// openNocTop
module openNocTop #(parameter X=2,Y=2,data_width=32, x_size=1, y_size=1,total_width=(x_size+y_size+data_width),sw_no=X*Y)
(
input wire clk,
input wire rstn,
input wire [(X*Y)-1:0] r_valid_pe,
input wire [(total_width*X*Y)-1:0] r_data_pe,
output wire [(X*Y)-1:0] r_ready_pe,
output wire [(X*Y)-1:0] w_valid_pe,
output wire [(total_width*X*Y)-1:0] w_data_pe
);
export LEC_CHECK = 0
export ABC_AREA = 0
export CAP_MARGIN = 20
export CELL_PAD_IN_SITES_DETAIL_PLACEMENT = 0
export CORE_ASPECT_RATIO = 0.85
export CORE_MARGIN = 2
export CORE_UTILIZATION = 57
export CTS_CLUSTER_SIZE = 88
export GPL_TIMING_DRIVEN = 1
export SETUP_SLACK_MARGIN = 0.42
export SLEW_MARGIN = 20
export TNS_END_PERCENT = 80
create_clock -name core_clock -period 2.23 [get_ports {clk}]
run.sh (not shown) runs the stock make flow with config.mk's settings and CLKGATE_MAP_FILE=.
The starting point aborted during global routing (GRT-0232).
Then changed:
- ABC_AREA: 0 -> not set
- CELL_PAD_IN_SITES_DETAIL_PLACEMENT: 0 -> not set
- CORE_ASPECT_RATIO: 0.85 -> not set
- CORE_UTILIZATION: 57 -> 12
- CTS_CLUSTER_SIZE: 88 -> not set
- GPL_TIMING_DRIVEN: 1 -> not set
- SETUP_SLACK_MARGIN: 0.42 -> not set
- TNS_END_PERCENT: 80 -> not set
- clock period: 2.23 -> 7.5 ns (I/O delays scaled with it)
=>
- The new run completed with no timing, DRC or antenna violations
- die area came out higher to 4.7 times its value
- synthesized area does not change
- synthesized cell count is unchanged
Then changed:
- CORE_UTILIZATION: 12 -> 40
- SETUP_SLACK_MARGIN: not set -> 0.7
- clock period: 7.5 -> 3.94 ns (I/O delays scaled with it)
Result: Wire length fell by 17%; sequential share of layout area rose by 2.1 points; via count went up by 0.45%; sequential power climbs by 89%; total power goes up by 91%.
Then changed:
- ABC_AREA: not set -> 1
- CORE_UTILIZATION: 40 -> 63
- SETUP_SLACK_MARGIN: 0.7 -> not set
- clock period: 3.94 -> 2.3 ns (I/O delays scaled with it)
The changed run completed, yet does not pass: setup timing; sequential power climbs by 71%; design area climbs by 34%; routed wire length climbs by 25%; global-route usage climbs by 17 points; via count climbs by 65%; critical path depth climbs by 5; core utilization climbs by 30 points; setup slack degrades by 870 ps; worst hold slack degrades by 19 ps; count of clock-buffer cells in the layout drops by 11.
Then changed:
- ABC_AREA: 1 -> not set
- CORE_UTILIZATION: 63 -> 72
- TNS_END_PERCENT: not set -> 45
- clock period: 2.3 -> 2.37 ns (I/O delays scaled with it)
Result: Now the flow aborted during global routing on GRT-0232; area after synthesis is lower by 24%; synthesized cell count fell by 49%; die area decreases by 33%.

* * *

openNocTop again, from the RTL that the note above started with.
Design openNocTop, start of the top module:
module openNocTop #(parameter X=2,Y=2,data_width=32, x_size=1, y_size=1,total_width=(x_size+y_size+data_width),sw_no=X*Y)
(
input wire clk,
input wire rstn,
input wire [(X*Y)-1:0] r_valid_pe,
input wire [(total_width*X*Y)-1:0] r_data_pe,
output wire [(X*Y)-1:0] r_ready_pe,
output wire [(X*Y)-1:0] w_valid_pe,
output wire [(total_width*X*Y)-1:0] w_data_pe
);
==> flow/config.mk <==
export PLATFORM = sky130hd
export DESIGN_NAME = openNocTop
export DESIGN_NICKNAME = openNocTop
export VERILOG_FILES = /design/flow/design.v
export SDC_FILE = /design/flow/constraint.sdc
export NUM_CORES = 4
export LEC_CHECK = 0
export ABC_AREA = 1
export CAP_MARGIN = 20
export CELL_PAD_IN_SITES_DETAIL_PLACEMENT = 0
export CORE_ASPECT_RATIO = 0.85
export CORE_MARGIN = 2
export CORE_UTILIZATION = 58
export CTS_CLUSTER_SIZE = 94
export GPL_TIMING_DRIVEN = 1
export SETUP_SLACK_MARGIN = -0.39
export SLEW_MARGIN = 20
export TNS_END_PERCENT = 80
==> flow/constraint.sdc <==
create_clock -name core_clock -period 3.42 [get_ports {clk}]
set_input_delay 0.6840 -clock core_clock [delete_from_list [all_inputs] [get_ports {clk}]]
set_output_delay 0.6840 -clock core_clock [all_outputs]
set_load 0.01 [all_outputs]
The starting point finished but fails on negative setup slack.
Change:
==> flow/config.mk (replaced) <==
export PLATFORM = sky130hd
export DESIGN_NAME = openNocTop
export DESIGN_NICKNAME = openNocTop
export VERILOG_FILES = /design/flow/design.v
export SDC_FILE = /design/flow/constraint.sdc
export NUM_CORES = 4
export LEC_CHECK = 0
export CAP_MARGIN = 20
export CORE_MARGIN = 2
export CORE_UTILIZATION = 52
export SLEW_MARGIN = 20
==> flow/constraint.sdc (replaced) <==
create_clock -name core_clock -period 3.31 [get_ports {clk}]
set_input_delay 0.6620 -clock core_clock [delete_from_list [all_inputs] [get_ports {clk}]]
set_output_delay 0.6620 -clock core_clock [all_outputs]
set_load 0.01 [all_outputs]
The changed run completed with no timing, DRC or antenna violations.
Worst setup slack is better by 0.18 ns.
First-iteration DRC count decreases by a quarter to a third.
Utilization falls by 3.1 points.
Change:
--- a/flow/config.mk
+++ b/flow/config.mk
@@ -9,3 +9,3 @@
 export CORE_MARGIN = 2
-export CORE_UTILIZATION = 52
+export CORE_UTILIZATION = 57
 export SLEW_MARGIN = 20
==> flow/constraint.sdc (replaced) <==
create_clock -name core_clock -period 3.94 [get_ports {clk}]
set_input_delay 0.7880 -clock core_clock [delete_from_list [all_inputs] [get_ports {clk}]]
set_output_delay 0.7880 -clock core_clock [all_outputs]
set_load 0.01 [all_outputs]
Outcome: Synthesized area is unchanged; clock skew drops by 0.0058 ns; global-route usage increases by 2.9 points; worst setup slack gains 0.22 ns.
Change:
--- a/flow/config.mk
+++ b/flow/config.mk
@@ -7,5 +7,10 @@
 export LEC_CHECK = 0
-export CAP_MARGIN = 20
+export CAP_MARGIN = 40
 export CORE_MARGIN = 2
-export CORE_UTILIZATION = 57
+export CORE_UTILIZATION = 34
+export GPL_ROUTABILITY_DRIVEN = 0
+export MAX_ROUTING_LAYER = met5
+export MIN_ROUTING_LAYER = met1
+export SETUP_SLACK_MARGIN = -0.25
 export SLEW_MARGIN = 20
+export TNS_END_PERCENT = 30
==> flow/constraint.sdc (replaced) <==
create_clock -name core_clock -period 2.61 [get_ports {clk}]
set_input_delay 0.5220 -clock core_clock [delete_from_list [all_inputs] [get_ports {clk}]]
set_output_delay 0.5220 -clock core_clock [all_outputs]
set_load 0.01 [all_outputs]
Result: The new run finished with negative setup slack left. Routed wire length grows by 3.1%. Clock-buffer cell count decreases by 4. Power came out higher by 60%.
Power figures rest on the tool's default switching activity, not on a simulated workload.
